[flow/design.v]
module ALU(
	input logic [1:0] i_ALU_Op,
	input logic [15:0] i_ALU_1,
	input logic [15:0] i_ALU_2,
	output logic [15:0] o_ALU_out,
	output o_N,
	output o_Z
);
	logic [15:0] ALU_out_temp;
	assign o_ALU_out = ALU_out_temp;
	assign o_N = o_ALU_out[15];
	assign o_Z = (o_ALU_out == 16'b0);
	always_comb begin
		case(i_ALU_Op)
			2'b00: ALU_out_temp = i_ALU_1 + i_ALU_2;
			2'b01: ALU_out_temp = i_ALU_1 - i_ALU_2;
			2'b10: ALU_out_temp = 2*i_ALU_2;
			2'b11: ALU_out_temp = i_ALU_1;
		endcase
	end
endmodule
module RF(
	input i_RF_write,
	input clk,
	input rst,
	input logic [2:0] i_reg_y,
	input logic [2:0] i_reg_x,
	input logic [2:0] i_reg_w,
	input logic [15:0] i_data_w,
	output logic [15:0] o_data_1,
	output logic [15:0] o_data_2
);
	logic [15:0] r0;
	logic [15:0] r1;
	logic [15:0] r2;
	logic [15:0] r3;
	logic [15:0] r4;
	logic [15:0] r5;
	logic [15:0] r6;
	logic [15:0] r7;
	logic [15:0] data_temp_1;
	logic [15:0] data_temp_2;
	assign o_data_1 = data_temp_1;
	assign o_data_2 = data_temp_2;
	always_comb begin
		case(i_reg_x)
			3'b000: data_temp_1 = r0;
			3'b001: data_temp_1 = r1;
			3'b010: data_temp_1 = r2;
			3'b011: data_temp_1 = r3;
			3'b100: data_temp_1 = r4;
			3'b101: data_temp_1 = r5;
			3'b110: data_temp_1 = r6;
			3'b111: data_temp_1 = r7;
		endcase
		case(i_reg_y)
			3'b000: data_temp_2 = r0;
			3'b001: data_temp_2 = r1;
			3'b010: data_temp_2 = r2;
			3'b011: data_temp_2 = r3;
			3'b100: data_temp_2 = r4;
			3'b101: data_temp_2 = r5;
			3'b110: data_temp_2 = r6;
			3'b111: data_temp_2 = r7;
		endcase
	end
	always_ff @(posedge clk or posedge rst) begin
		if(rst) begin
			r0 = 16'b0;
			r1 = 16'b0;
			r2 = 16'b0;
			r3 = 16'b0;
			r4 = 16'b0;
			r5 = 16'b0;
			r6 = 16'b0;
			r7 = 16'b0;
		end else begin 
			if(i_RF_write) begin
				case(i_reg_w)
					3'b000: r0 = i_data_w;
					3'b001: r1 = i_data_w;
					3'b010: r2 = i_data_w;
					3'b011: r3 = i_data_w;
					3'b100: r4 = i_data_w;
					3'b101: r5 = i_data_w;
					3'b110: r6 = i_data_w;
					3'b111: r7 = i_data_w;
				endcase
			end
		end
	end
endmodule
module datapath(
	input rst,
	input clk, 
	input logic [15:0] i_mem_rddata,
	input logic i_PC_write,
	input logic i_Addr_sel,
	input logic i_mem_wr,
	input logic i_MDR_load,
	input logic i_IR_load,
	input logic i_OpA_sel,
	input logic i_OpAB_load,
	input logic [1:0] i_ALU_1_sel,
	input logic [1:0] i_ALU_2_sel,
	input logic [1:0] i_ALUop_sel,
	input logic i_ALU_out,
	input logic i_RF_write,
	input logic i_Reg_in,
	input logic i_Flag_write,
	input logic i_RF_write_call,
	input logic i_mov_hi,
	output logic o_N,
	output logic o_Z,
	output logic [3:0] o_instr,
	output logic [15:0] o_mem_wrdata,
	output logic [15:0] o_mem_addr,
	output logic o_mem_rd,
	output logic o_mem_wr,
	output logic o_imm
);
	logic [15:0] ALU_in1;
	logic [15:0] ALU_in2;
	logic [15:0] ALU_out; 
	logic N_temp; 
	logic Z_temp;
	ALU ALU_inst(
		.i_ALU_Op(i_ALUop_sel),
		.i_ALU_1(ALU_in1),
		.i_ALU_2(ALU_in2),
		.o_ALU_out(ALU_out), 
		.o_Z(Z_temp),
		.o_N(N_temp)
	);
	always @ (posedge clk or posedge rst) begin 
		if (rst) begin 
			o_N <= 0;
			o_Z <= 0;
		end 
		else begin 
			if (i_Flag_write) begin 
				o_N <= N_temp; 
				o_Z <= Z_temp; 
			end 
		end 
	end 
	logic [2:0] reg_y;
	logic [2:0] reg_x; 
	logic [2:0] reg_w;
	logic [15:0] data_w; 
	logic [15:0] data_1;
	logic [15:0] data_2; 
	RF RF_inst (
		.i_RF_write(i_RF_write),
		.clk(clk),
		.rst(rst),
		.i_reg_y(reg_y),
		.i_reg_x(reg_x),
		.i_reg_w(reg_w),
		.i_data_w(data_w),
		.o_data_1(data_1),
		.o_data_2(data_2)
	); 
	logic [15:0] PC;
	logic [15:0] IR;
	logic [15:0] MDR; 
	logic [7:0] imm8; 
	logic [10:0] imm11; 
	logic [15:0] opA;
	logic [15:0] opB;
	logic [15:0] ALU_out_reg;
	logic [15:0] imm8_reg, imm11_reg; 
	assign imm8 = IR[15:8];
	assign imm11 = IR[15:5];
	assign imm8_reg = $signed(imm8);
	assign imm11_reg = {imm11[10], imm11[10], imm11[10], imm11[10], imm11, 1'b0};
	assign o_mem_addr = i_Addr_sel ? PC : opB;
	assign reg_x = i_OpA_sel ? 3'd1 : IR[7:5];
	assign reg_y = IR[10:8];
	assign reg_w = i_RF_write_call ? 3'b111 : reg_x;
	assign data_w = i_Reg_in ? MDR : ALU_out_reg;
	assign o_instr = IR[3:0];
	assign o_imm = IR[4]; 
	assign o_mem_wrdata = opA;
	always_comb begin
		case(i_ALU_1_sel) 
			2'b00: ALU_in1 = PC;
			2'b01: ALU_in1 = opA;
			2'b11: ALU_in1 = 16'b0;
			default: ALU_in1 = 1'b0;
		endcase
		case(i_ALU_2_sel)
			2'b00: ALU_in2 = opB;
			2'b01: ALU_in2 = 16'd2;
			2'b10: ALU_in2 = imm8_reg;
			2'b11: ALU_in2 = imm11_reg;
		endcase
	end
	always_ff @ (posedge clk) begin 
		if (rst) begin
			PC <= 16'b0; 
			IR <= 16'b0; 
			MDR <= 16'b0;
			opA <= 16'b0;
			opB <= 16'b0;
			ALU_out_reg <= 16'b0;
		end
		if(i_PC_write) PC <= ALU_out;
		if(i_IR_load) IR <= i_mem_rddata;
		if(i_OpAB_load) begin
			opA <= data_1;
			opB <= data_2;
		end
		if(i_MDR_load) MDR <= i_mem_rddata;
		if(i_ALU_out) begin
			if(i_mov_hi) ALU_out_reg <= {imm8,opA[7:0]};
			else ALU_out_reg <= ALU_out;
		end
	end 
endmodule
module control(
	input rst,
	input clk, 
	input i_N,
	input i_Z,
	input [3:0] i_instr,
	input i_imm,
	input i_mem_wait,  
	input i_mem_rddatavalid,  
	output logic o_PC_write,
	output logic o_Addr_sel,
	output logic o_mem_rd,
	output logic o_mem_wr,
	output logic o_MDR_load,
	output logic o_IR_load,
	output logic o_OpA_sel,
	output logic o_OpAB_load,
	output logic [1:0] o_ALU_1_sel,
	output logic [1:0] o_ALU_2_sel,
	output logic [1:0] o_ALUop_sel,
	output logic o_ALU_out,
	output logic o_RF_write,
	output logic o_RF_write_call,
	output logic o_Reg_in,
	output logic o_Flag_write,
	output logic o_mov_hi
);
	enum int unsigned 
	{ 
		S_RESET,
		S_FETCH,
		S_DECODE,
		S_ADD_ADDI,
		S_SAVE_MULTIPLY,
		S_LOAD_OPB,
		S_SAVE_PC,
		S_SAVE_REG,
		S_SUB_SUBI_CMP_CMPI,
		S_LD,
		S_LD_SAVE,
		S_LD_SAVE2,		
		S_ST,
		S_MV_MVI_MVHI,
		S_JR_JZ_JN,
		S_JR_JZ_JN_IMM,
		S_CALL,
		S_SAVE_REG_PC,
		S_FETCH_JMP_CALL,
		S_RX_TO_PC,
		S_DATA,
		S_SAVE_REG_PC_2,
		S_JUMP_TO_PC
	} state, nextstate;
	always_ff @ (posedge clk or posedge rst) begin
		if(rst) state <= S_RESET;
		else state <= nextstate;
	end 
	always_comb begin
		nextstate = state;
		o_PC_write = 1'b0;
		o_Addr_sel = 1'b0;
		o_mem_rd = 1'b0;
		o_mem_wr = 1'b0;
		o_MDR_load = 1'b0;
		o_IR_load = 1'b0;
		o_OpA_sel = 1'b0;
		o_OpAB_load = 1'b0;
		o_ALU_1_sel = 2'b0;
		o_ALU_2_sel = 2'b0;
		o_ALUop_sel= 2'b0;
		o_ALU_out = 1'b0;
		o_RF_write = 1'b0;
		o_Reg_in = 1'b0;
		o_Flag_write = 1'b0;
		o_RF_write_call = 1'b0;
		o_mov_hi = 1'b0;
		case(state)
			S_RESET: begin
				nextstate = S_FETCH;
			end
			S_FETCH: begin
				o_PC_write = ~i_mem_wait;  
				o_Addr_sel = 1'b1;
				o_mem_rd = 1'b1;    
				o_ALU_2_sel = 2'b01;
				nextstate = i_mem_wait ? state : S_DATA;
			end
			S_DATA: begin 
				o_IR_load = 1'b1;
				nextstate = i_mem_rddatavalid ? S_DECODE : state;
			end 
			S_DECODE: begin
				o_OpAB_load = 1'b1;
				if(i_instr == 4'b0001) 
					nextstate = S_ADD_ADDI;
				else if(i_instr == 4'b0010 | i_instr == 4'b0011)
					nextstate = S_SUB_SUBI_CMP_CMPI;
				else if(i_instr == 4'b0100)
					nextstate = S_LD;
				else if(i_instr == 4'b0101)
					nextstate = S_ST;
				else if(i_instr == 4'b0000 | i_instr == 4'b0110)
					nextstate = S_MV_MVI_MVHI;
				else if(i_instr == 4'b1000 | i_instr == 4'b1001 | i_instr == 4'b1010)
					nextstate = S_JR_JZ_JN;
				else if(i_instr == 4'b1100)
					nextstate = S_CALL;
			end
			S_ADD_ADDI: begin 
				if (i_imm) o_ALU_2_sel = 2'b10; 
				o_ALU_1_sel = 2'b01;
				o_ALU_out = 1'b1;
				o_Flag_write = 1'b1;
				nextstate = S_SAVE_REG;
			end 
			S_SAVE_REG: begin 
				o_RF_write = 1'b1;
				nextstate = S_FETCH;
			end 
			S_SAVE_MULTIPLY: begin 
				o_ALU_2_sel = 2'b11;
				o_ALU_out = 1'b1;
				o_ALUop_sel = 2'b10;
				nextstate = S_SAVE_REG_PC; 
			end 
			S_SAVE_REG_PC: begin
				o_RF_write = 1'b1;
				nextstate = S_LOAD_OPB;
			end
			S_LOAD_OPB: begin
				o_OpAB_load = 1'b1;
				nextstate = S_SAVE_PC;
			end
			S_SAVE_PC: begin
				o_PC_write = 1'b1;
				nextstate = S_FETCH;
			end
			S_SUB_SUBI_CMP_CMPI: begin 
				if (i_imm) begin 
					o_ALU_1_sel = 2'b01; 
					o_ALU_2_sel = 2'b10; 
					o_ALUop_sel = 2'b01; 
					o_ALU_out = 1'b1; 
					o_Flag_write = 1'b1; 
					if (i_instr == 4'b0010)
						nextstate = S_SAVE_REG; 
					else if (i_instr == 4'b0011)
						nextstate = S_FETCH; 
				end else begin 
					o_ALU_1_sel = 2'b01; 
					o_ALUop_sel = 2'b01; 
					o_ALU_out = 1'b1; 
					o_Flag_write = 1'b1; 
					if (i_instr == 4'b0010)
						nextstate = S_SAVE_REG; 
					else if (i_instr == 4'b0011)
						nextstate = S_FETCH; 
				end
			end 
			S_LD: begin 
				o_mem_rd = 1'b1;  
				nextstate = i_mem_wait ? state : S_LD_SAVE; 
			end
			S_LD_SAVE: begin
				o_MDR_load = 1'b1;
				nextstate = i_mem_rddatavalid ? S_LD_SAVE2 : state;
			end
			S_LD_SAVE2: begin 
				o_ALU_out = 1'b1;
				o_RF_write = 1'b1;
				o_Reg_in = 1'b1;
				nextstate = S_FETCH; 
			end 
			S_ST: begin
				o_mem_wr = 1'b1;  
				nextstate = i_mem_wait ? state : S_FETCH; 
			end
			S_MV_MVI_MVHI: begin
				if(i_instr == 4'b0000) begin
					if(i_imm) o_ALU_2_sel = 2'b10;
					else o_ALU_2_sel = 2'b00;
					o_ALU_1_sel = 2'b11;  
					o_ALUop_sel = 2'b00;
					o_ALU_out = 1'b1;
					nextstate = S_SAVE_REG;
				end 
				else if(i_instr == 4'b0110 && i_imm) begin
					o_mov_hi = 1'b1;
					o_ALUop_sel = 2'b00;
					o_ALU_out = 1'b1;
					nextstate = S_SAVE_REG;	
				end 
			end
			S_FETCH_JMP_CALL: begin
				o_PC_write = 1'b1;
				o_ALU_1_sel = 2'b00;
				o_ALU_2_sel = 2'b11;
				o_ALU_out = 1'b1;
				nextstate = S_FETCH; 
			end
			S_JR_JZ_JN: begin
				if(i_instr == 4'b1000) begin
					if(i_imm) nextstate = S_FETCH_JMP_CALL;
					else begin
						o_PC_write = 1'b1;
						o_ALU_1_sel = 2'b01;
						o_ALUop_sel = 2'b11;
						nextstate = S_FETCH;
					end
				end
				if(i_instr == 4'b1001) begin
					if(i_Z) begin
						if(i_imm) nextstate = S_FETCH_JMP_CALL;
						else begin
							o_PC_write = 1'b1;
							o_ALU_1_sel = 2'b01;
							o_ALUop_sel = 2'b11;
							nextstate =  S_FETCH;
						end
					end
					else nextstate = S_FETCH;
				end
				if(i_instr == 4'b1010) begin
					if(i_N) begin
						if(i_imm) nextstate = S_FETCH_JMP_CALL;
						else begin
							o_PC_write = 1'b1;
							o_ALU_1_sel = 2'b01;
							o_ALUop_sel = 2'b11;
							nextstate =  S_FETCH;
						end
					end
					else nextstate = S_FETCH;
				end
			end
			S_CALL: begin
				o_ALU_1_sel = 1'b0;
				o_ALUop_sel = 2'b11;
				o_ALU_out = 1'b1;
				nextstate = S_SAVE_REG_PC_2;
			end
			S_SAVE_REG_PC_2: begin
				o_RF_write = 1'b1;
				o_RF_write_call = 1'b1;
				if(i_imm) nextstate = S_FETCH_JMP_CALL;
				else nextstate = S_RX_TO_PC;
			end
			S_RX_TO_PC: begin
				o_PC_write = 1'b1;
				o_ALU_1_sel = 2'b01;
				nextstate = S_FETCH;
			end
		endcase
	end
endmodule
module cpu(
	input clk,
	input reset,
	input logic [15:0] i_mem_rddata,
	input logic i_mem_wait,  
	input logic i_mem_rddatavalid,  
	output logic [15:0] o_mem_wrdata,
	output logic [15:0] o_mem_addr,
	output logic o_mem_rd,
	output logic o_mem_wr
);
	logic PC_write;
	logic Addr_sel;
	logic mem_rd;
	logic mem_wr;
	logic MDR_load;
	logic IR_load;
	logic OpA_sel;
	logic OpAB_load;
	logic [1:0] ALU_1_sel;
	logic [1:0] ALU_2_sel;
	logic [1:0] ALUop_sel;
	logic ALU_out;
	logic RF_write;
	logic Reg_in;
	logic Flag_write;
	logic RF_write_call;
	logic mov_hi;
	logic N, Z, imm;
	logic [3:0] instr;
	datapath data(
		.rst(reset),
		.clk(clk), 
		.i_mem_rddata(i_mem_rddata),
		.i_PC_write(PC_write),
		.i_Addr_sel(Addr_sel),
		.i_mem_wr(mem_wr),
		.i_MDR_load(MDR_load),
		.i_IR_load(IR_load),
		.i_OpA_sel(OpA_sel),
		.i_OpAB_load(OpAB_load),
		.i_ALU_1_sel(ALU_1_sel),
		.i_ALU_2_sel(ALU_2_sel),
		.i_ALUop_sel(ALUop_sel),
		.i_ALU_out(ALU_out),
		.i_RF_write(RF_write),
		.i_Reg_in(Reg_in),
		.i_Flag_write(Flag_write),
		.i_RF_write_call(RF_write_call),
		.i_mov_hi(mov_hi),
		.o_N(N),
		.o_Z(Z),
		.o_instr(instr),
		.o_mem_wrdata(o_mem_wrdata),
		.o_mem_addr(o_mem_addr),
		.o_mem_rd(mem_rd),
		.o_mem_wr(mem_wr),
		.o_imm(imm)
	);
	control control(
		.rst(reset),
		.clk(clk),
		.i_N(N),
		.i_Z(Z),
		.i_instr(instr),
		.i_imm(imm),
		.i_mem_wait(i_mem_wait),
		.i_mem_rddatavalid(i_mem_rddatavalid),  
		.o_PC_write(PC_write),
		.o_Addr_sel(Addr_sel),
		.o_mem_rd(o_mem_rd),
		.o_mem_wr(o_mem_wr),
		.o_MDR_load(MDR_load),
		.o_IR_load(IR_load),
		.o_OpA_sel(OpA_sel),
		.o_OpAB_load(OpAB_load),
		.o_ALU_1_sel(ALU_1_sel),
		.o_ALU_2_sel(ALU_2_sel),
		.o_ALUop_sel(ALUop_sel),
		.o_ALU_out(ALU_out),
		.o_RF_write(RF_write),
		.o_Reg_in(Reg_in),
		.o_Flag_write(Flag_write),
		.o_RF_write_call(RF_write_call),
		.o_mov_hi(mov_hi)
	);
endmodule
[flow/run.sh]
#!/bin/bash
# the make line also repeats each setting of config.mk as NAME=value (left out here)
make -C /OpenROAD-flow-scripts/flow DESIGN_CONFIG=/design/flow/config.mk WORK_HOME=/design/flow/orfs CLKGATE_MAP_FILE= finish
[flow/config.mk]
export PLATFORM = sky130hd
export DESIGN_NAME = cpu
export DESIGN_NICKNAME = cpu
export VERILOG_FILES = /design/flow/design.v
export SDC_FILE = /design/flow/constraint.sdc
export NUM_CORES = 4
export LEC_CHECK = 0
export ABC_AREA = 1
export CAP_MARGIN = 20
export CELL_PAD_IN_SITES_DETAIL_PLACEMENT = 2
export CORE_MARGIN = 2
export CORE_UTILIZATION = 54
export MAX_ROUTING_LAYER = met4
export MIN_ROUTING_LAYER = met1
export PLACE_DENSITY_LB_ADDON = 0.29
export SETUP_SLACK_MARGIN = 1.26
export SLEW_MARGIN = 20
export TNS_END_PERCENT = 80
[flow/constraint.sdc]
create_clock -name core_clock -period 4.92 [get_ports {clk}]
set_input_delay 0.9840 -clock core_clock [delete_from_list [all_inputs] [get_ports {clk}]]
set_output_delay 0.9840 -clock core_clock [all_outputs]
set_load 0.01 [all_outputs]
==> impl_metrics.py, run 1 <==
# Metrics from the implementation run
metrics = {
    "synth": {
        "ys_area_um2": 13000,
        "ys_top_cells_by_area": "dfrtp_1, edfxtp_1, nand2_1, inv_1, o21ai_0",
        "synth_area_leader_cell": "dfrtp_1",
        "logic_family": "simple AND/OR/NAND/NOR gates",
        "synth-xor-area-share_pct": 1.35,
        "syn_nets": 1605,
        "ys_sh_simple_pct": 20.9,
        "async_reset_ff_share_pct": 60.5,
        "synthFlopType": "dfrtp_1",
        "ys_cells": 1568,
        "ys_sh_adder_pct": 1.70,
        "mux_share_pct": 0,
        "synth_seq_share_pct": 50.6,
        "synth_cell_types": 52,
        "yosys_register_bits": 243,
        "yosysTopAreaCellShare_pct": 28.2,
        "edf_count": 96,
        "most_common_cell": "nand2_1",
        "synthAoiAreaFrac_pct": 16.7,
        "synth.avg_cell_area_um2": 8.27,
        "synthTopCellsByCount": "nand2_1, inv_1, dfrtp_1",
        "ys_warn_count": 4,
        "syn_inst": 1568,
        "netlist_area_um2": 13000,
    },
    "status": {
        "haltStage": "3_5_place_dp",
        "outcome": "aborted with a tool error",
        "first-error": "[ERROR DPL-0033] detailed placement checks failed during check placement.",
    },
    "placed_design": {
        "port-buffer-count": 53,
        "place.gp.congestion": 1.01,
    },
    "floorplan": {
        "ios": 54,
        "fp-utilization_pct": 55.1,
        "coreArea_um2": 23500,
        "die_h_um": 159,
        "num_rows": 56,
        "die_x_um": 159,
        "chipArea_um2": 25300,
    },
}
stage by stage:
| step | area (um2) | total power, mW | setup TNS, ns | hold slack (ns) | cells |
|---|---|---|---|---|---|
| 2_1_floorplan | 13000 | 6.95 | -2.36 | 0.375 | 1568 |
| 3_3_place_gp | 13800 | 8.54 | 0 | 0.402 | 1896 |
==> inputs of run 2 (changes only) <==
Settings changed: CAP_MARGIN 20 to 0, CELL_PAD_IN_SITES_DETAIL_PLACEMENT 2 to unset, CORE_UTILIZATION 54 to 72, CTS_CLUSTER_DIAMETER set to 135, CTS_CLUSTER_SIZE set to 14, MAX_ROUTING_LAYER met4 to unset, MIN_ROUTING_LAYER met1 to unset, PLACE_DENSITY_LB_ADDON 0.29 to 0.06, SETUP_SLACK_MARGIN 1.26 to 0.42, TNS_END_PERCENT 80 to unset.
Clock period 4.92 ns to 2.61 ns, I/O delays scaled along.
==> impl_metrics.py, run 2 <==
# Metrics from the implementation run
metrics = {
    "synth": {
        "synth_cell_types": 52,
        "edf_count": 96,
        "synth-xor-area-share_pct": 1.35,
        "mux_share_pct": 0,
        "synthFlopType": "dfrtp_1",
        "netlist_area_um2": 13000,
        "async_reset_ff_share_pct": 60.5,
        "synthAoiAreaFrac_pct": 16.7,
        "logic_family": "simple AND/OR/NAND/NOR gates",
        "synth_area_leader_cell": "dfrtp_1",
        "synth_seq_share_pct": 50.6,
        "synth.avg_cell_area_um2": 8.27,
        "ys_area_um2": 13000,
        "ys_top_cells_by_area": "dfrtp_1, edfxtp_1, nand2_1, inv_1, o21ai_0",
        "ys_sh_simple_pct": 20.9,
        "syn_inst": 1568,
        "yosys_register_bits": 243,
        "ys_sh_adder_pct": 1.70,
        "ys_cells": 1568,
        "yosysTopAreaCellShare_pct": 28.2,
        "syn_nets": 1605,
        "ys_warn_count": 4,
        "most_common_cell": "nand2_1",
        "synthTopCellsByCount": "nand2_1, inv_1, dfrtp_1",
    },
    "status": {
        "first-error": "[ERROR DPL-0038] Utilization greater than 100%, impossible to legalize",
        "outcome": "aborted with a tool error",
        "haltStage": "5_1_grt",
    },
    "floorplan": {
        "die_h_um": 138,
        "fp-utilization_pct": 72.7,
        "die_x_um": 138,
        "chipArea_um2": 19100,
        "num_rows": 49,
        "coreArea_um2": 17800,
        "ios": 54,
    },
    "placed_design": {
        "port-buffer-count": 53,
        "place_inst": 1981,
        "place.gp.congestion": 1.01,
        "dp_hpwl_um": 31000,
        "post-place-ws_ns": -1.52,
    },
    "clock_network": {
        "cts.sinks": 243,
        "cts_max_level": 1,
        "cts-root-buf": "clkbuf_16",
        "cts_hold_buf": 0,
        "cts_buffers": 21,
        "cts.path.max_buffers": 3,
    },
}
==> run 2: metrics by stage <==
| stage | cell area [um2] | total power, mW |
|---|---|---|
| 2_1_floorplan | 13100 | 13.6 |
| 3_3_place_gp | 15200 | 18.5 |
| 3_5_place_dp | 15200 | 19.1 |
| 4_1_cts | 16300 | 23.2 |
==> run 2: repair_timing <==
| action | CTS |
|---|---|
| gates cloned | 2 |
| pin swaps | 17 |
| endpoints found under the setup margin | 96 |
| buffers inserted | 22 |
| gates resized | 180 |
==> inputs of run 3 (changes only) <==
Settings changed: ABC_AREA 1 to unset, CAP_MARGIN 0 to 20, CORE_MARGIN 2 to 10, CORE_UTILIZATION 72 to 19, CTS_CLUSTER_DIAMETER 135 to 358, CTS_CLUSTER_SIZE 14 to 12, GPL_TIMING_DRIVEN set to 0, MAX_ROUTING_LAYER set to met4, PLACE_DENSITY_LB_ADDON 0.06 to 0.12, SETUP_SLACK_MARGIN 0.42 to unset.
Clock period 2.61 ns to 4.37 ns, I/O delays scaled along.
==> impl_metrics.py, run 3 <==
# Auto-generated metrics
metrics = {
    "synth": {
        "yosysTopAreaCellShare_pct": 27.6,
        "synth_seq_share_pct": 49.6,
        "async_reset_ff_share_pct": 60.5,
        "synthAoiAreaFrac_pct": 18.8,
        "synthFlopType": "dfrtp_1",
        "ys_warn_count": 4,
        "synth-xor-area-share_pct": 1.45,
        "yosys_register_bits": 243,
        "ys_sh_adder_pct": 1.74,
        "ys_sh_simple_pct": 16.4,
        "ys_area_um2": 13200,
        "most_common_cell": "nor2_1",
        "synth_cell_types": 69,
        "ys_cells": 1398,
        "ys_top_cells_by_area": "dfrtp_1, edfxtp_1, a21oi_1, nor2_1, o21ai_0",
        "syn_nets": 1435,
        "synth.avg_cell_area_um2": 9.47,
        "synthTopCellsByCount": "nor2_1, a21oi_1, nand2_1",
        "netlist_area_um2": 13200,
        "logic_family": "AND-OR/OR-AND gates",
        "syn_inst": 1398,
        "mux_share_pct": 8.46,
        "synth_area_leader_cell": "dfrtp_1",
        "edf_count": 96,
    },
    "global_route": {
        "grt_use_total_pct": 14.8,
        "antenna_found_initial": 2,
        "grt_max_degree": 33,
        "gr-total-overflow": 0,
        "grt_pass1_wl_um": 86200,
        "grt_pass1_vias": 11500,
    },
    "clock_network": {
        "cts_max_level": 1,
        "cts_buffers": 24,
        "cts-root-buf": "clkbuf_16",
        "cts_hold_buf": 0,
        "path_clk_slew_ns": 0.07,
        "cts.sinks": 243,
        "cts_tree": "yes",
        "cts.path.max_buffers": 3,
        "clock_latency_ns": 0.56,
    },
    "timing": {
        "hold_viol": 0,
        "layout_setup_ws_ns": -0.332,
        "max_slew_margin_pct": 26.2,
        "rsz0062_at_grt": "true",
        "period_needed_ns": 4.70,
        "worst_pin_slew_ns": 1.10,
        "fmax_ghz": 0.213,
        "slew_viol_final": 0,
        "post-route-period-util_pct": 108,
        "fin_skew_ns": 0.0226,
        "setup_viol": 17,
    },
    "detailed_routing": {
        "routed_wl_um": 60400,
        "firstDrtPassIters": 8,
        "wl_per_cell_um": 24.5,
        "antenna_cells": 0,
        "viasPerCell": 4.66,
        "drtAntennaViolNets": 0,
        "dr.first_iter.drc_count": 1057,
        "vias": 11500,
        "drc": 0,
    },
    "critical_path": {
        "cp.depth": 21,
        "rr_worst_depth": 21,
        "rrSetupSlack_ns": -0.33,
        "cp.arrival_ns": 4.98,
        "cp_top_family": "AND-OR/OR-AND gates",
        "cp_max_fo": 7,
        "r2r_start": "data.IR[3]",
        "path_cells": "or3b_4, o21a_4, buf_8, mux2i_2, a21oi_2, inv_2, ha_4, nor2_4, xnor2_2, ha_1, a21oi_2, o211ai_1, buf_4, o31ai_4, a221oi_2, a21o_1, a21o_1, a21oi_2, xnor2_2, mux2i_4, a211oi_2",
        "critPathCapture": "data.ALU_out_reg[14]",
        "start_kind": "flop",
        "end_kind": "flop",
        "critPathKind": "reg2reg",
        "r2r-end": "data.ALU_out_reg[14]",
        "cpMostUsedCell": "a21oi_2",
        "cpPeakStageDelay_ns": 0.46,
        "critPathBufInv": 3,
        "cp.required_ns": 4.65,
        "crit_start": "data.IR[3]",
        "cp_slowest_cell": "edfxtp_1",
    },
    "status": {
        "check.faults": "negative setup slack",
        "outcome": "failed layout checks",
    },
    "floorplan": {
        "chipArea_um2": 80700,
        "ios": 54,
        "die_x_um": 284,
        "num_rows": 96,
        "fp-utilization_pct": 19.2,
        "coreArea_um2": 68800,
        "die_h_um": 284,
    },
    "placed_design": {
        "post-place-ws_ns": -1.54,
        "dp_hpwl_um": 44300,
        "place_inst": 2389,
        "port-buffer-count": 53,
        "place.gp.congestion": 0.885,
        "placed_area_um2": 15100,
    },
    "pwr": {
        "p_comb_mw": 7.89,
        "p_total_mw": 14.0,
        "maxPowerGroup": "combinational logic",
        "p_switching_mw": 6.34,
        "p_int_mw": 7.68,
        "p_leak_nw": 6.44,
        "p_clk_share_pct": 14.3,
        "vdd_drop_max_mv": 0.372,
        "pg_clk_mw": 2.00,
        "p_comb_share_pct": 56.3,
        "seq_power_share_pct": 29.5,
        "p_per_area_nw_per_um2": 834,
        "powerSeq_mw": 4.13,
        "p_sw_share_pct": 45.2,
    },
    "layout": {
        "nFillCells": 7406,
        "fin_cells": 2469,
        "logic_area_um2": 6890,
        "final_area_um2": 16800,
        "design.final.nets": 1565,
        "fin_util_pct": 24.4,
        "seq_area_um2": 6560,
        "area_growth_pct": 26.9,
    },
    "run": {
        "tool_warnings": 29,
        "drv_cap": 0,
    },
    "hold_path": {
        "hp-class": "reg2reg",
        "min_path_cells": 2,
        "min_to": "data.RF_inst.r1[0]",
        "holdCritStartpoint": "data.RF_inst.r1[0]",
    },
}
==> run 3: final cells by class <==
type,count,share of cell area (%)
clock buffer,35,3.95
buffer,90,2.28
clock inverter,1,0.0670
inverter,32,0.737
multi-input combinational,1031,41.0
tap,931,6.93
timing repair buffer,106,5.99
sequential,243,39.1
==> run 3: layer usage <==
layer	share of wire (%)	routed length, um	GRT usage, %
met1	45	27200	18.9
met2	48	28900	24.2
met3	4.1	2490	2.04
met4	3.0	1790	4.03
met5	0	0	-
==> run 3: stage by stage <==
| step | TNS, ns | hold slack (ns) |
|---|---|---|
| 3_5_place_dp | -26.66 | 0.474 |
| 4_1_cts | -3.61 | 0.490 |
| 2_1_floorplan | -5.96 | 0.388 |
| 5_1_grt | -5.68 | 0.513 |
| 6_report | -2.70 | 0.490 |
| 3_3_place_gp | -264.14 | 0.468 |
==> run 3: what timing repair did <==
item	CTS	global route
endpoints found under the setup margin	28	27
gates resized	85	62
pin swaps	42	40
cloned	0	0
setup buffers	31	15
==> inputs of run 4 (changes only) <==
Settings changed: ABC_AREA set to 1, CORE_MARGIN 10 to 2, CORE_UTILIZATION 19 to 72, CTS_CLUSTER_DIAMETER 358 to unset, CTS_CLUSTER_SIZE 12 to 32, GPL_TIMING_DRIVEN 0 to unset, HOLD_SLACK_MARGIN set to 0.27, MAX_ROUTING_LAYER met4 to unset, PLACE_DENSITY_LB_ADDON 0.12 to 0.26.
Clock period 4.37 ns to 3.41 ns, I/O delays scaled along.
==> impl_metrics.py, run 4 <==
# Auto-generated metrics
metrics = {
    "critical_path": {
        "cp.arrival_ns": 4.33,
        "cpMostUsedCell": "nand2_2",
        "cp_slowest_cell": "edfxtp_1",
        "cp_max_fo": 4,
        "cp.required_ns": 3.67,
        "critPathBufInv": 3,
        "rrSetupSlack_ns": -0.67,
        "r2r-end": "data.ALU_out_reg[15]",
        "cp_top_family": "simple AND/OR/NAND/NOR gates",
        "rr_worst_depth": 25,
        "critPathCapture": "data.ALU_out_reg[15]",
        "cpPeakStageDelay_ns": 0.42,
        "end_kind": "flop",
        "crit_start": "data.IR[0]",
        "r2r_start": "data.IR[0]",
        "cp.depth": 25,
        "critPathKind": "reg2reg",
        "start_kind": "flop",
    },
    "pwr": {
        "p_leak_nw": 7.09,
        "p_switching_mw": 7.77,
        "seq_power_share_pct": 28.5,
        "powerSeq_mw": 5.09,
        "vdd_drop_max_mv": 1.44,
        "maxPowerGroup": "combinational logic",
        "p_int_mw": 10.1,
        "pg_clk_mw": 2.74,
        "p_sw_share_pct": 43.6,
        "p_clk_share_pct": 15.4,
        "p_per_area_nw_per_um2": 1140,
        "p_comb_share_pct": 56.1,
        "p_comb_mw": 10.0,
        "p_total_mw": 17.8,
    },
    "detailed_routing": {
        "antenna_cells": 0,
        "drtAntennaViolNets": 0,
        "firstDrtPassIters": 14,
        "vias": 13100,
        "dr.first_iter.drc_count": 2067,
        "drc": 0,
        "routed_wl_um": 43000,
        "viasPerCell": 6.60,
        "wl_per_cell_um": 21.7,
    },
    "synth": {
        "ys_cells": 1568,
        "synthAoiAreaFrac_pct": 16.7,
        "netlist_area_um2": 13000,
        "synth_cell_types": 52,
        "syn_nets": 1605,
        "synthFlopType": "dfrtp_1",
        "async_reset_ff_share_pct": 60.5,
        "mux_share_pct": 0,
        "edf_count": 96,
        "synth-xor-area-share_pct": 1.35,
        "most_common_cell": "nand2_1",
        "yosysTopAreaCellShare_pct": 28.2,
        "ys_area_um2": 13000,
        "synth_seq_share_pct": 50.6,
        "ys_top_cells_by_area": "dfrtp_1, edfxtp_1, nand2_1, inv_1, o21ai_0",
        "ys_warn_count": 4,
        "synthTopCellsByCount": "nand2_1, inv_1, dfrtp_1",
        "yosys_register_bits": 243,
        "synth_area_leader_cell": "dfrtp_1",
        "logic_family": "simple AND/OR/NAND/NOR gates",
        "ys_sh_adder_pct": 1.70,
        "synth.avg_cell_area_um2": 8.27,
        "syn_inst": 1568,
        "ys_sh_simple_pct": 20.9,
    },
    "clock_network": {
        "cts_max_level": 1,
        "cts.path.max_buffers": 3,
        "cts.sinks": 243,
        "cts-root-buf": "clkbuf_16",
        "cts_tree": "yes",
        "clock_latency_ns": 0.54,
        "cts_buffers": 26,
        "path_clk_slew_ns": 0.06,
        "cts_hold_buf": 0,
    },
    "hold_path": {
        "holdCritStartpoint": "control.state[1]",
        "min_to": "control.state[11]",
        "min_path_cells": 0,
        "hp-class": "reg2reg",
    },
    "global_route": {
        "grt_max_degree": 116,
        "gr-total-overflow": 0,
        "grt_use_total_pct": 44.2,
        "grt_pass1_wl_um": 66300,
        "antenna_found_initial": 1,
        "grt_pass1_vias": 12600,
    },
    "floorplan": {
        "num_rows": 49,
        "coreArea_um2": 17800,
        "fp-utilization_pct": 72.7,
        "die_h_um": 138,
        "ios": 54,
        "die_x_um": 138,
        "chipArea_um2": 19100,
    },
    "timing": {
        "layout_setup_ws_ns": -0.666,
        "worst_pin_slew_ns": 0.947,
        "rsz0062_at_grt": "true",
        "post-route-period-util_pct": 120,
        "fin_skew_ns": 0.0225,
        "slew_viol_final": 0,
        "max_slew_margin_pct": 36.7,
        "hold_viol": 0,
        "period_needed_ns": 4.08,
        "setup_viol": 24,
        "fmax_ghz": 0.245,
    },
    "placed_design": {
        "port-buffer-count": 53,
        "dp_hpwl_um": 29100,
        "place_inst": 1918,
        "place.gp.congestion": 0.986,
    },
    "status": {
        "outcome": "failed layout checks",
        "check.faults": "negative setup slack",
    },
    "layout": {
        "fin_cells": 1978,
        "design.final.nets": 1767,
        "area_growth_pct": 21.1,
    },
    "run": {
        "drv_cap": 0,
        "tool_warnings": 31,
    },
}
[run 4: layout make-up]
type                    instances  area (um2)
clock inverters                11        90.1
clock buffers                  36         729
fillers                       905        2130
well taps                     229         287
multi-input cells            1032        5510
flip-flops and latches        243        6560
repair buffers                199        1670
inverters                     228         862
[run 4: stage by stage]
| step | util, % | hold slack, ns | cell area, um2 | setup TNS (ns) | setup slack, ns |
|---|---|---|---|---|---|
| after global routing | 88.0 | 0.451 | 15700 | -15.07 | -0.913 |
| after global placement | 82.0 | 0.427 | 14600 | -5.39 | -0.490 |
| after CTS | 87.1 | 0.447 | 15500 | -6.63 | -0.575 |
| after floorplan | - | 0.375 | 13000 | -99.81 | -1.28 |
| after detailed placement | 82.0 | 0.434 | 14600 | -6.91 | -0.586 |
| final | 88.0 | 0.449 | 15700 | -8.63 | -0.666 |
[run 4: timing repair]
item	4_1_cts	5_1_grt
gates resized	11	36
endpoints found under the setup margin	24	28
buffers inserted	7	6
gates cloned	0	0
pin swaps	14	14
[run 4: routing by layer]
metal  up-vias  global-route usage, %  wire (um)
li1       5614                      -          -
met1      5952                   56.1      14400
met2      1155                   70.1      19300
met3       333                   11.9       6020
met4         2                   23.5       3200
met5         -                      0         11
==> inputs of run 5 (changes only) <==
Settings changed: ABC_AREA 1 to unset, CORE_UTILIZATION 72 to 40, CTS_CLUSTER_SIZE 32 to unset, HOLD_SLACK_MARGIN 0.27 to unset, PLACE_DENSITY_LB_ADDON 0.26 to unset.
Clock period 3.41 ns to 7.01 ns, I/O delays scaled along.
==> impl_metrics.py, run 5 <==
# Auto-generated metrics
metrics = {
    "synth": {
        "yosysTopAreaCellShare_pct": 27.6,
        "syn_nets": 1435,
        "most_common_cell": "nor2_1",
        "synth_seq_share_pct": 49.6,
        "mux_share_pct": 8.46,
        "ys_cells": 1398,
        "netlist_area_um2": 13200,
        "edf_count": 96,
        "synth_area_leader_cell": "dfrtp_1",
        "ys_warn_count": 4,
        "async_reset_ff_share_pct": 60.5,
        "synth_cell_types": 69,
        "syn_inst": 1398,
        "ys_area_um2": 13200,
        "ys_sh_adder_pct": 1.74,
        "synthFlopType": "dfrtp_1",
        "synthAoiAreaFrac_pct": 18.8,
        "synth-xor-area-share_pct": 1.45,
        "yosys_register_bits": 243,
        "ys_sh_simple_pct": 16.4,
        "logic_family": "AND-OR/OR-AND gates",
        "synth.avg_cell_area_um2": 9.47,
        "ys_top_cells_by_area": "dfrtp_1, edfxtp_1, a21oi_1, nor2_1, o21ai_0",
        "synthTopCellsByCount": "nor2_1, a21oi_1, nand2_1",
    },
    "critical_path": {
        "start_kind": "flop",
        "r2r-end": "data.o_Z",
        "cpMostUsedCell": "o21ai_0",
        "cp_slowest_cell": "dfrtp_1",
        "crit_start": "control.state[9]",
        "path_cells": "nand4bb_1, o221ai_1, buf_4, and2_1, a21oi_1, inv_1, ha_1, nand2_1, o21ai_0, xor2_1, ha_1, o21a_1, o21ai_0, a21oi_1, o41ai_1, xor2_1, nand2_1, o21ai_0, nand3_1, nor4b_1, a32o_1",
        "cp.arrival_ns": 5.88,
        "rrSetupSlack_ns": 1.60,
        "rr_worst_depth": 21,
        "cp_top_family": "AND-OR/OR-AND gates",
        "cp.depth": 21,
        "critPathCapture": "data.o_Z",
        "r2r_start": "control.state[9]",
        "cpPeakStageDelay_ns": 1.04,
        "critPathBufInv": 2,
        "critPathKind": "reg2reg",
        "cp_max_fo": 24,
        "end_kind": "flop",
        "cp.required_ns": 7.48,
    },
    "detailed_routing": {
        "wl_per_cell_um": 22.2,
        "viasPerCell": 5.77,
        "drtAntennaViolNets": 0,
        "drc": 0,
        "routed_wl_um": 41700,
        "vias": 10800,
        "antenna_cells": 0,
        "firstDrtPassIters": 5,
        "dr.first_iter.drc_count": 928,
    },
    "pwr": {
        "p_switching_mw": 3.02,
        "vdd_drop_max_mv": 0.207,
        "p_per_area_nw_per_um2": 482,
        "powerSeq_mw": 2.57,
        "pg_clk_mw": 1.36,
        "p_clk_share_pct": 18.7,
        "p_comb_mw": 3.34,
        "p_comb_share_pct": 45.9,
        "maxPowerGroup": "combinational logic",
        "p_sw_share_pct": 41.5,
        "p_int_mw": 4.25,
        "seq_power_share_pct": 35.4,
        "p_leak_nw": 6.15,
    },
    "timing": {
        "max_slew_margin_pct": 28.9,
        "setup_viol": 0,
        "tns_ns": 0,
        "post-route-period-util_pct": 77.2,
        "rsz0062_at_grt": "false",
        "fmax_ghz": 0.185,
        "slew_viol_final": 0,
        "hold_ws_ns": 0.482,
        "fin_skew_ns": 0.00789,
        "hold_viol": 0,
        "worst_pin_slew_ns": 1.07,
        "period_needed_ns": 5.41,
    },
    "clock_network": {
        "clock_latency_ns": 0.53,
        "cts_tree": "yes",
        "cts.path.max_buffers": 3,
        "cts_max_level": 1,
        "cts_hold_buf": 0,
        "path_clk_slew_ns": 0.06,
        "cts_buffers": 26,
        "cts_setup_buffers": 0,
        "cts_resized": 0,
        "cts-root-buf": "clkbuf_16",
        "cts.sinks": 243,
    },
    "floorplan": {
        "num_rows": 66,
        "ios": 54,
        "fp-utilization_pct": 40.7,
        "chipArea_um2": 34600,
        "die_x_um": 186,
        "coreArea_um2": 32500,
        "die_h_um": 186,
    },
    "hold_path": {
        "hp-class": "reg2reg",
        "holdCritStartpoint": "data.RF_inst.r1[1]",
        "min_path_cells": 2,
        "min_to": "data.RF_inst.r1[1]",
    },
    "layout": {
        "area_growth_pct": 13.8,
        "seq_area_um2": 6560,
        "design.final.nets": 1451,
        "logic_area_um2": 6260,
        "nFillCells": 3145,
        "fin_util_pct": 46.3,
    },
    "placed_design": {
        "port-buffer-count": 53,
        "dp_hpwl_um": 29100,
        "place.gp.congestion": 0.917,
    },
    "global_route": {
        "grt_pass1_vias": 10300,
        "gr-total-overflow": 0,
        "antenna_found_initial": 0,
        "grt_pass1_wl_um": 63800,
        "grt_max_degree": 85,
        "grt_use_total_pct": 24.5,
    },
    "run": {
        "tool_warnings": 26,
        "drv_cap": 0,
    },
    "status": {
        "outcome": "finished clean",
    },
}
-- run 5: cell type report --
| cell class | instances | share of cell area, % |
|---|---|---|
| clock buffer | 37 | 4.93 |
| clock inverter | 11 | 0.664 |
| inverter | 32 | 0.830 |
| multi-input combinational | 1031 | 41.5 |
| sequential | 243 | 43.5 |
| tap | 442 | 3.67 |
| timing repair buffer | 80 | 4.86 |
-- run 5: metrics by stage --
step | setup WS [ns] | cell area [um2] | instances | total power, mW
2_1_floorplan | 0.508 | 13200 | 1398 | 4.76
3_3_place_gp | 1.57 | 14200 | 1828 | 5.84
3_5_place_dp | 1.74 | 14200 | 1828 | 5.86
4_1_cts | 1.69 | 15100 | 1876 | 7.25
5_1_grt | 1.25 | 15100 | 1876 | 7.78
6_report | 1.60 | 15100 | 1876 | 7.27
-- run 5: routing by layer --
| layer | GRT usage [%] | vias up | part of all wire, % |
|---|---|---|---|
| met5 | 0 | - | 0 |
| met4 | 7.81 | 0 | 3.4 |
| met3 | 3.15 | 71 | 6.4 |
| met2 | 39.3 | 399 | 46 |
| met1 | 34.4 | 5284 | 44 |
| li1 | - | 5064 | - |
==> inputs of run 6 (changes only) <==
Settings changed: ABC_AREA set to 1, CORE_ASPECT_RATIO set to 0.5, CORE_UTILIZATION 40 to 72, CTS_CLUSTER_DIAMETER set to 318, CTS_CLUSTER_SIZE set to 96, PLACE_DENSITY set to 0.35, TNS_END_PERCENT set to 5.
Clock period 7.01 ns to 2.13 ns, I/O delays scaled along.
==> impl_metrics.py, run 6 <==
# Metrics from the implementation run
metrics = {
    "floorplan": {
        "coreArea_um2": 17500,
        "num_rows": 34,
        "fp-utilization_pct": 74.2,
        "die_h_um": 98.9,
        "ios": 54,
        "die_x_um": 194,
        "chipArea_um2": 19200,
    },
    "synth": {
        "most_common_cell": "nand2_1",
        "synth-xor-area-share_pct": 1.35,
        "synth.avg_cell_area_um2": 8.27,
        "synthTopCellsByCount": "nand2_1, inv_1, dfrtp_1",
        "synth_area_leader_cell": "dfrtp_1",
        "syn_nets": 1605,
        "synthAoiAreaFrac_pct": 16.7,
        "logic_family": "simple AND/OR/NAND/NOR gates",
        "synthFlopType": "dfrtp_1",
        "mux_share_pct": 0,
        "synth_cell_types": 52,
        "async_reset_ff_share_pct": 60.5,
        "synth_seq_share_pct": 50.6,
        "ys_warn_count": 4,
        "ys_sh_simple_pct": 20.9,
        "ys_sh_adder_pct": 1.70,
        "ys_cells": 1568,
        "ys_area_um2": 13000,
        "yosys_register_bits": 243,
        "netlist_area_um2": 13000,
        "edf_count": 96,
        "syn_inst": 1568,
        "ys_top_cells_by_area": "dfrtp_1, edfxtp_1, nand2_1, inv_1, o21ai_0",
        "yosysTopAreaCellShare_pct": 28.2,
    },
    "placed_design": {
        "dp_hpwl_um": 34500,
        "port-buffer-count": 53,
        "placed_area_um2": 15800,
        "place.gp.congestion": 1.10,
    },
    "clock_network": {
        "cts-root-buf": "clkbuf_16",
        "cts_buffers": 6,
        "cts_max_level": 1,
        "cts.sinks": 243,
        "cts.path.max_buffers": 3,
        "cts_hold_buf": 0,
    },
    "status": {
        "haltStage": "5_1_grt",
        "outcome": "aborted with a tool error",
    },
}
run 6: repair_timing:
action	4_1_cts
pin swaps	34
setup buffers	8
resized	166
setup endpoints to repair	140
run 6: through the flow:
stage	total power, mW	TNS (ns)	hold WS (ns)	worst slack [ns]	instances
2_1_floorplan	16.0	-260.40	0.375	-2.31	1568
3_3_place_gp	22.8	-44.14	0.491	-1.68	2064
3_5_place_dp	23.8	-53.31	0.498	-1.98	2064
4_1_cts	27.3	-47.54	0.0903	-1.92	2080
==> inputs of run 7 (changes only) <==
Settings changed: CELL_PAD_IN_SITES_DETAIL_PLACEMENT set to 0, CORE_ASPECT_RATIO 0.5 to 0.73, CORE_MARGIN 2 to 10, CORE_UTILIZATION 72 to 53, CTS_CLUSTER_DIAMETER 318 to 358, CTS_CLUSTER_SIZE 96 to 25, GPL_TIMING_DRIVEN set to 0, MAX_ROUTING_LAYER set to met4, PLACE_DENSITY 0.35 to unset, PLACE_DENSITY_LB_ADDON set to 0.23, SLEW_MARGIN 20 to 25, TNS_END_PERCENT 5 to unset.
Clock period 2.13 ns to 5.3 ns, I/O delays scaled along.
==> impl_metrics.py, run 7 <==
# Auto-generated metrics
metrics = {
    "synth": {
        "syn_nets": 1605,
        "ys_sh_simple_pct": 20.9,
        "netlist_area_um2": 13000,
        "synth_seq_share_pct": 50.6,
        "ys_warn_count": 4,
        "yosysTopAreaCellShare_pct": 28.2,
        "synth_cell_types": 52,
        "synthFlopType": "dfrtp_1",
        "async_reset_ff_share_pct": 60.5,
        "synth-xor-area-share_pct": 1.35,
        "synth_area_leader_cell": "dfrtp_1",
        "synthAoiAreaFrac_pct": 16.7,
        "edf_count": 96,
        "logic_family": "simple AND/OR/NAND/NOR gates",
        "ys_area_um2": 13000,
        "ys_top_cells_by_area": "dfrtp_1, edfxtp_1, nand2_1, inv_1, o21ai_0",
        "synthTopCellsByCount": "nand2_1, inv_1, dfrtp_1",
        "synth.avg_cell_area_um2": 8.27,
        "yosys_register_bits": 243,
        "ys_cells": 1568,
        "most_common_cell": "nand2_1",
        "syn_inst": 1568,
        "mux_share_pct": 0,
        "ys_sh_adder_pct": 1.70,
    },
    "clock_network": {
        "cts_hold_buf": 0,
        "cts-root-buf": "clkbuf_16",
        "cts_resized": 0,
        "clock_latency_ns": 0.50,
        "cts_max_level": 1,
        "cts_buffers": 13,
        "cts_setup_buffers": 0,
        "path_clk_slew_ns": 0.10,
        "cts_tree": "yes",
        "cts.sinks": 243,
        "cts.path.max_buffers": 3,
    },
    "detailed_routing": {
        "vias": 11800,
        "drtAntennaViolNets": 0,
        "dr.first_iter.drc_count": 1807,
        "firstDrtPassIters": 6,
        "drc": 0,
        "wl_per_cell_um": 22.0,
        "antenna_cells": 0,
        "routed_wl_um": 43400,
        "viasPerCell": 6.01,
    },
    "global_route": {
        "grtUsageMet3_pct": 8.36,
        "grt_pass1_vias": 10700,
        "antenna_found_initial": 0,
        "grt_use_total_pct": 27.7,
        "gr-total-overflow": 0,
        "grt_pass1_wl_um": 65000,
        "grt.busiest_layer": "met1",
        "grt_max_degree": 33,
        "grtUsageMet1_pct": 41.6,
        "gr-usage-met2_pct": 35.9,
    },
    "pwr": {
        "maxPowerGroup": "combinational logic",
        "seq_power_share_pct": 34.7,
        "p_total_mw": 9.31,
        "powerSeq_mw": 3.23,
        "pg_clk_mw": 1.09,
        "vdd_drop_max_mv": 0.433,
        "p_per_area_nw_per_um2": 647,
        "p_comb_mw": 4.98,
        "p_sw_share_pct": 47.2,
        "p_comb_share_pct": 53.6,
        "p_clk_share_pct": 11.7,
        "p_switching_mw": 4.39,
        "p_int_mw": 4.92,
        "p_leak_nw": 6.26,
    },
    "run": {
        "tool_warnings": 26,
        "drv_cap": 0,
    },
    "floorplan": {
        "num_rows": 48,
        "coreArea_um2": 23800,
        "die_h_um": 154,
        "ios": 54,
        "chipArea_um2": 31200,
        "die_x_um": 203,
        "fp-utilization_pct": 54.4,
    },
    "critical_path": {
        "rr_worst_depth": 27,
        "end_kind": "flop",
        "cpMostUsedCell": "nand2_1",
        "cp.arrival_ns": 5.39,
        "cpPeakStageDelay_ns": 0.49,
        "critPathKind": "reg2reg",
        "cp_top_family": "simple AND/OR/NAND/NOR gates",
        "r2r_start": "data.IR[3]",
        "start_kind": "flop",
        "crit_start": "data.IR[3]",
        "r2r-end": "data.o_Z",
        "critPathBufInv": 2,
        "rrSetupSlack_ns": 0.34,
        "cp_slowest_cell": "edfxtp_1",
        "cp.required_ns": 5.73,
        "critPathCapture": "data.o_Z",
        "cp_max_fo": 8,
        "cp.depth": 27,
    },
    "layout": {
        "design.final.nets": 1678,
        "area_growth_pct": 10.9,
        "fin_cells": 1970,
    },
    "timing": {
        "max_slew_margin_pct": 27.0,
        "hold_viol": 0,
        "worst_pin_slew_ns": 1.09,
        "period_needed_ns": 4.96,
        "post-route-period-util_pct": 93.6,
        "setup_viol": 0,
        "layout_setup_ws_ns": 0.337,
        "slew_viol_final": 0,
        "rsz0062_at_grt": "false",
        "fmax_ghz": 0.202,
        "fin_skew_ns": 0.0270,
    },
    "placed_design": {
        "place_inst": 1951,
        "port-buffer-count": 53,
        "post-place-ws_ns": 0.532,
        "dp_hpwl_um": 34100,
        "place.gp.congestion": 1.01,
    },
    "hold_path": {
        "holdCritStartpoint": "control.state[1]",
        "min_to": "control.state[11]",
        "hp-class": "reg2reg",
        "min_path_cells": 0,
    },
    "status": {
        "outcome": "finished clean",
    },
}
run 7: cell type report:
class,count,area (um2)
Buffer,65,274
Clock buffer,18,344
Clock inverter,1,8.76
Fill cell,2215,9470
Inverter,228,860
Multi-Input combinational cell,1032,5280
Sequential cell,243,6560
Tap cell,325,407
Timing Repair Buffer,58,638
run 7: through the flow:
stage	cell area (um2)	utilization [%]	setup TNS, ns	hold slack, ns
finish	14400	60.3	0	0.457
global route	14400	60.3	0	0.463
CTS	14400	60.3	0	0.457
detailed placement	14000	58.8	0	0.435
global placement	13900	58.3	-146.54	0.420
floorplan	13000	-	0	0.375
run 7: metal layers:
layer | share of wire [%] | vias up
met5 | 0 | -
li1 | - | 5420
met1 | 46 | 5661
met4 | 1.5 | 0
met3 | 13 | 50
met2 | 39 | 700
==> inputs of run 8 (changes only) <==
Settings changed: ABC_AREA 1 to unset, CELL_PAD_IN_SITES_DETAIL_PLACEMENT 0 to unset, CORE_ASPECT_RATIO 0.73 to unset, CORE_MARGIN 10 to 2, CORE_UTILIZATION 53 to 57, CTS_CLUSTER_DIAMETER 358 to unset, CTS_CLUSTER_SIZE 25 to unset, GPL_TIMING_DRIVEN 0 to unset, MAX_ROUTING_LAYER met4 to unset, PLACE_DENSITY_LB_ADDON 0.23 to unset, SLEW_MARGIN 25 to 20.
Clock period 5.3 ns to 2.13 ns, I/O delays scaled along.
==> impl_metrics.py, run 8 <==
# Auto-generated metrics
metrics = {
    "placed_design": {
        "post-place-ws_ns": -2.44,
        "place.gp.congestion": 0.966,
        "port-buffer-count": 53,
        "dp_hpwl_um": 30000,
    },
    "timing": {
        "rsz0062_at_grt": "true",
        "layout_setup_ws_ns": -2.38,
        "fin_skew_ns": 0.0137,
        "setup_viol": 40,
        "tns_ns": -62.84,
        "worst_pin_slew_ns": 0.826,
        "post-route-period-util_pct": 212,
        "hold_viol": 0,
        "fmax_ghz": 0.222,
        "slew_viol_final": 0,
        "period_needed_ns": 4.51,
        "max_slew_margin_pct": 44.9,
    },
    "synth": {
        "ys_sh_simple_pct": 16.4,
        "ys_warn_count": 4,
        "logic_family": "AND-OR/OR-AND gates",
        "syn_inst": 1398,
        "syn_nets": 1435,
        "most_common_cell": "nor2_1",
        "edf_count": 96,
        "netlist_area_um2": 13200,
        "synth_seq_share_pct": 49.6,
        "synth.avg_cell_area_um2": 9.47,
        "synth_cell_types": 69,
        "synthTopCellsByCount": "nor2_1, a21oi_1, nand2_1",
        "synth_area_leader_cell": "dfrtp_1",
        "ys_sh_adder_pct": 1.74,
        "synthAoiAreaFrac_pct": 18.8,
        "async_reset_ff_share_pct": 60.5,
        "synthFlopType": "dfrtp_1",
        "mux_share_pct": 8.46,
        "yosys_register_bits": 243,
        "ys_area_um2": 13200,
        "ys_cells": 1398,
        "yosysTopAreaCellShare_pct": 27.6,
        "ys_top_cells_by_area": "dfrtp_1, edfxtp_1, a21oi_1, nor2_1, o21ai_0",
        "synth-xor-area-share_pct": 1.45,
    },
    "pwr": {
        "pg_clk_mw": 4.72,
        "p_leak_nw": 7.84,
        "p_clk_share_pct": 15.4,
        "seq_power_share_pct": 26.9,
        "p_total_mw": 30.7,
        "p_switching_mw": 12.3,
        "vdd_drop_max_mv": 1.07,
        "p_comb_share_pct": 57.7,
        "p_per_area_nw_per_um2": 1700,
        "p_int_mw": 18.5,
        "maxPowerGroup": "combinational logic",
        "powerSeq_mw": 8.27,
        "p_comb_mw": 17.8,
        "p_sw_share_pct": 39.9,
    },
    "critical_path": {
        "end_kind": "flop",
        "critPathBufInv": 1,
        "cp.required_ns": 2.40,
        "rr_worst_depth": 20,
        "r2r-end": "data.ALU_out_reg[14]",
        "path_cells": "or3b_4, o21a_4, mux2i_2, a21oi_2, inv_2, ha_4, nand2_4, o21ai_2, xor2_1, ha_1, nand3_1, o211ai_1, o31ai_2, a221oi_1, a21o_1, a21o_1, a21oi_2, xnor2_1, mux2i_2, a211oi_2",
        "cp_max_fo": 8,
        "r2r_start": "data.IR[3]",
        "cp.depth": 20,
        "cp.arrival_ns": 4.78,
        "cpPeakStageDelay_ns": 0.44,
        "rrSetupSlack_ns": -2.38,
        "critPathKind": "reg2reg",
        "crit_start": "data.IR[3]",
        "cp_slowest_cell": "edfxtp_1",
        "cp_top_family": "AND-OR/OR-AND gates",
        "critPathCapture": "data.ALU_out_reg[14]",
        "start_kind": "flop",
    },
    "global_route": {
        "antenna_found_initial": 0,
        "grt_use_total_pct": 35.4,
        "gr-total-overflow": 0,
        "grt_pass1_vias": 11900,
        "grt_pass1_wl_um": 66400,
        "grt_max_degree": 129,
    },
    "clock_network": {
        "cts.path.max_buffers": 3,
        "cts_buffers": 28,
        "cts_max_level": 1,
        "path_clk_slew_ns": 0.06,
        "cts_hold_buf": 0,
        "cts.sinks": 243,
        "cts-root-buf": "clkbuf_16",
        "clock_latency_ns": 0.54,
        "cts_tree": "yes",
    },
    "detailed_routing": {
        "viasPerCell": 6.22,
        "drtAntennaViolNets": 0,
        "antenna_cells": 0,
        "dr.first_iter.drc_count": 1419,
        "firstDrtPassIters": 5,
        "routed_wl_um": 44500,
        "drc": 0,
        "vias": 12400,
        "wl_per_cell_um": 22.4,
    },
    "floorplan": {
        "chipArea_um2": 24500,
        "ios": 54,
        "die_h_um": 156,
        "coreArea_um2": 22700,
        "fp-utilization_pct": 58.3,
        "num_rows": 55,
        "die_x_um": 156,
    },
    "run": {
        "tool_warnings": 33,
        "drv_cap": 0,
    },
    "layout": {
        "design.final.nets": 1721,
        "area_growth_pct": 36.3,
        "nFillCells": 1466,
    },
    "status": {
        "check.faults": "negative setup slack",
        "outcome": "failed layout checks",
    },
    "hold_path": {
        "hp-class": "in2async",
    },
}
[run 8: stage by stage]
stage | std cells | instance area (um2) | hold WS, ns | utilization, %
final | 1991 | 18100 | 0.474 | 79.5
after global routing | 1991 | 18100 | 0.487 | 79.5
after CTS | 1970 | 17500 | 0.449 | 77.1
after detailed placement | 1889 | 16000 | 0.471 | 70.5
after global placement | 1889 | 16000 | 0.463 | 70.5
after floorplan | 1398 | 13400 | 0.388 | -
[run 8: repair_timing]
action	in CTS	in global routing
pin swaps	28	31
gates cloned	1	4
setup buffers	35	23
endpoints found under the setup margin	103	119
gates resized	160	86
[run 8: final cells by class]
cell class	count	area (um2)	share of cell area, %
clock inverter	7	62.6	0.346
tap	285	357	1.97
sequential	243	6570	36.4
timing repair buffer	348	3130	17.3
clock buffer	45	847	4.69
inverter	32	130	0.721
multi-input combinational	1031	6970	38.6
[run 8: per-layer routing]
| metal | vias up | track usage [%] | routed length [um] | part of all wire [%] |
|---|---|---|---|---|
| li1 | 5607 | - | - | - |
| met1 | 5970 | 50.1 | 17800 | 40 |
| met2 | 697 | 56.4 | 20600 | 46 |
| met3 | 118 | 5.82 | 4490 | 10 |
| met4 | 0 | 11.1 | 1620 | 3.6 |
| met5 | - | 0 | 0 | 0 |
==> inputs of run 9 (changes only) <==
Settings changed: CORE_UTILIZATION 57 to 19, CTS_CLUSTER_SIZE set to 12, PLACE_DENSITY_LB_ADDON set to 0.12.
Clock period 2.13 ns to 7.92 ns, I/O delays scaled along.
==> impl_metrics.py, run 9 <==
# Auto-generated metrics
metrics = {
    "critical_path": {
        "rr_worst_depth": 20,
        "cp.required_ns": 8.22,
        "critPathKind": "reg2reg",
        "path_cells": "nand4bb_1, o221ai_1, and2_1, a21oi_1, inv_1, ha_1, nand2_1, o21ai_0, xor2_1, ha_1, nand3_1, o211ai_1, o31ai_1, a221oi_1, a21o_1, a21o_1, a21oi_1, xnor2_1, mux2i_1, a211oi_1",
        "r2r_start": "control.state[9]",
        "start_kind": "flop",
        "end_kind": "flop",
        "cp_top_family": "AND-OR/OR-AND gates",
        "rrSetupSlack_ns": 2.18,
        "cp_max_fo": 24,
        "critPathCapture": "data.ALU_out_reg[14]",
        "cp.arrival_ns": 6.03,
        "crit_start": "control.state[9]",
        "cp.depth": 20,
        "critPathBufInv": 1,
        "r2r-end": "data.ALU_out_reg[14]",
        "cpPeakStageDelay_ns": 1.05,
        "cp_slowest_cell": "dfrtp_1",
    },
    "timing": {
        "post-route-period-util_pct": 72.4,
        "fmax_ghz": 0.174,
        "hold_viol": 0,
        "fin_skew_ns": 0.00978,
        "rsz0062_at_grt": "false",
        "max_slew_margin_pct": 22.8,
        "period_needed_ns": 5.74,
        "tns_ns": 0,
        "worst_pin_slew_ns": 1.13,
        "slew_viol_final": 0,
        "setup_viol": 0,
    },
    "clock_network": {
        "cts_tree": "yes",
        "cts_max_level": 1,
        "cts.path.max_buffers": 3,
        "cts_setup_buffers": 0,
        "path_clk_slew_ns": 0.06,
        "cts.sinks": 243,
        "clock_latency_ns": 0.57,
        "cts_buffers": 31,
        "cts_resized": 0,
        "cts_hold_buf": 0,
        "cts-root-buf": "clkbuf_16",
    },
    "synth": {
        "synth_cell_types": 69,
        "yosys_register_bits": 243,
        "ys_top_cells_by_area": "dfrtp_1, edfxtp_1, a21oi_1, nor2_1, o21ai_0",
        "synth_seq_share_pct": 49.6,
        "yosysTopAreaCellShare_pct": 27.6,
        "netlist_area_um2": 13200,
        "ys_sh_simple_pct": 16.4,
        "synthTopCellsByCount": "nor2_1, a21oi_1, nand2_1",
        "synth-xor-area-share_pct": 1.45,
        "mux_share_pct": 8.46,
        "logic_family": "AND-OR/OR-AND gates",
        "ys_cells": 1398,
        "ys_area_um2": 13200,
        "ys_warn_count": 4,
        "synthFlopType": "dfrtp_1",
        "edf_count": 96,
        "syn_inst": 1398,
        "synthAoiAreaFrac_pct": 18.8,
        "synth.avg_cell_area_um2": 9.47,
        "most_common_cell": "nor2_1",
        "ys_sh_adder_pct": 1.74,
        "synth_area_leader_cell": "dfrtp_1",
        "async_reset_ff_share_pct": 60.5,
        "syn_nets": 1435,
    },
    "placed_design": {
        "place_inst": 2317,
        "place.gp.congestion": 0.838,
        "dp_hpwl_um": 36500,
        "port-buffer-count": 53,
    },
    "global_route": {
        "grt_pass1_vias": 10600,
        "grt_pass1_wl_um": 76800,
        "grt_use_total_pct": 14.6,
        "grt_max_degree": 59,
        "gr-total-overflow": 0,
        "antenna_found_initial": 1,
    },
    "hold_path": {
        "min_path_cells": 2,
        "holdCritStartpoint": "data.RF_inst.r1[13]",
        "hp-class": "reg2reg",
        "min_to": "data.RF_inst.r1[13]",
    },
    "detailed_routing": {
        "vias": 10700,
        "viasPerCell": 4.52,
        "firstDrtPassIters": 5,
        "drc": 0,
        "dr.first_iter.drc_count": 720,
        "wl_per_cell_um": 22.3,
        "routed_wl_um": 53000,
        "drtAntennaViolNets": 0,
    },
    "pwr": {
        "seq_power_share_pct": 34.2,
        "powerSeq_mw": 2.29,
        "p_clk_share_pct": 20.0,
        "p_comb_share_pct": 45.8,
        "p_comb_mw": 3.06,
        "p_per_area_nw_per_um2": 423,
        "p_leak_nw": 6.21,
        "p_total_mw": 6.69,
        "p_switching_mw": 2.87,
        "maxPowerGroup": "combinational logic",
        "pg_clk_mw": 1.34,
        "vdd_drop_max_mv": 0.146,
        "p_sw_share_pct": 43.0,
        "p_int_mw": 3.81,
    },
    "layout": {
        "nFillCells": 7406,
        "logic_area_um2": 6260,
        "seq_area_um2": 6560,
        "area_growth_pct": 19.3,
        "fin_cells": 2375,
        "design.final.nets": 1456,
    },
    "floorplan": {
        "coreArea_um2": 68800,
        "ios": 54,
        "num_rows": 96,
        "fp-utilization_pct": 19.2,
        "die_h_um": 268,
        "chipArea_um2": 71800,
        "die_x_um": 268,
    },
    "run": {
        "tool_warnings": 26,
        "drv_cap": 0,
    },
    "status": {
        "outcome": "finished clean",
    },
}
run 9: per-layer routing:
layer | routed length, um | GRT usage [%] | vias to the layer above
met1 | 24800 | 20.4 | 5329
met3 | 2050 | 1.84 | 76
met5 | 20 | 0 | -
met2 | 24600 | 23.6 | 252
met4 | 1570 | 4.51 | 2
li1 | - | - | 5077
run 9: through the flow:
step	instance area, um2	setup slack (ns)	utilization [%]	hold WS [ns]
after floorplan	13200	1.24	-	0.388
after global placement	14800	2.28	21.6	0.463
after detailed placement	14900	2.22	21.6	0.472
after CTS	15800	2.18	23.0	0.484
after global routing	15800	1.70	23.0	0.507
final	15800	2.18	23.0	0.479
run 9: cell type report:
cell class,count,share of cell area (%)
multi-input cells,1031,39.6
well taps,931,7.37
inverters,32,0.792
clock buffers,43,5.51
repair buffers,80,4.64
clock inverters,14,0.499
flip-flops and latches,243,41.5
diodes,1,0.0158
Power figures rest on the tool's default switching activity, not on a simulated workload.
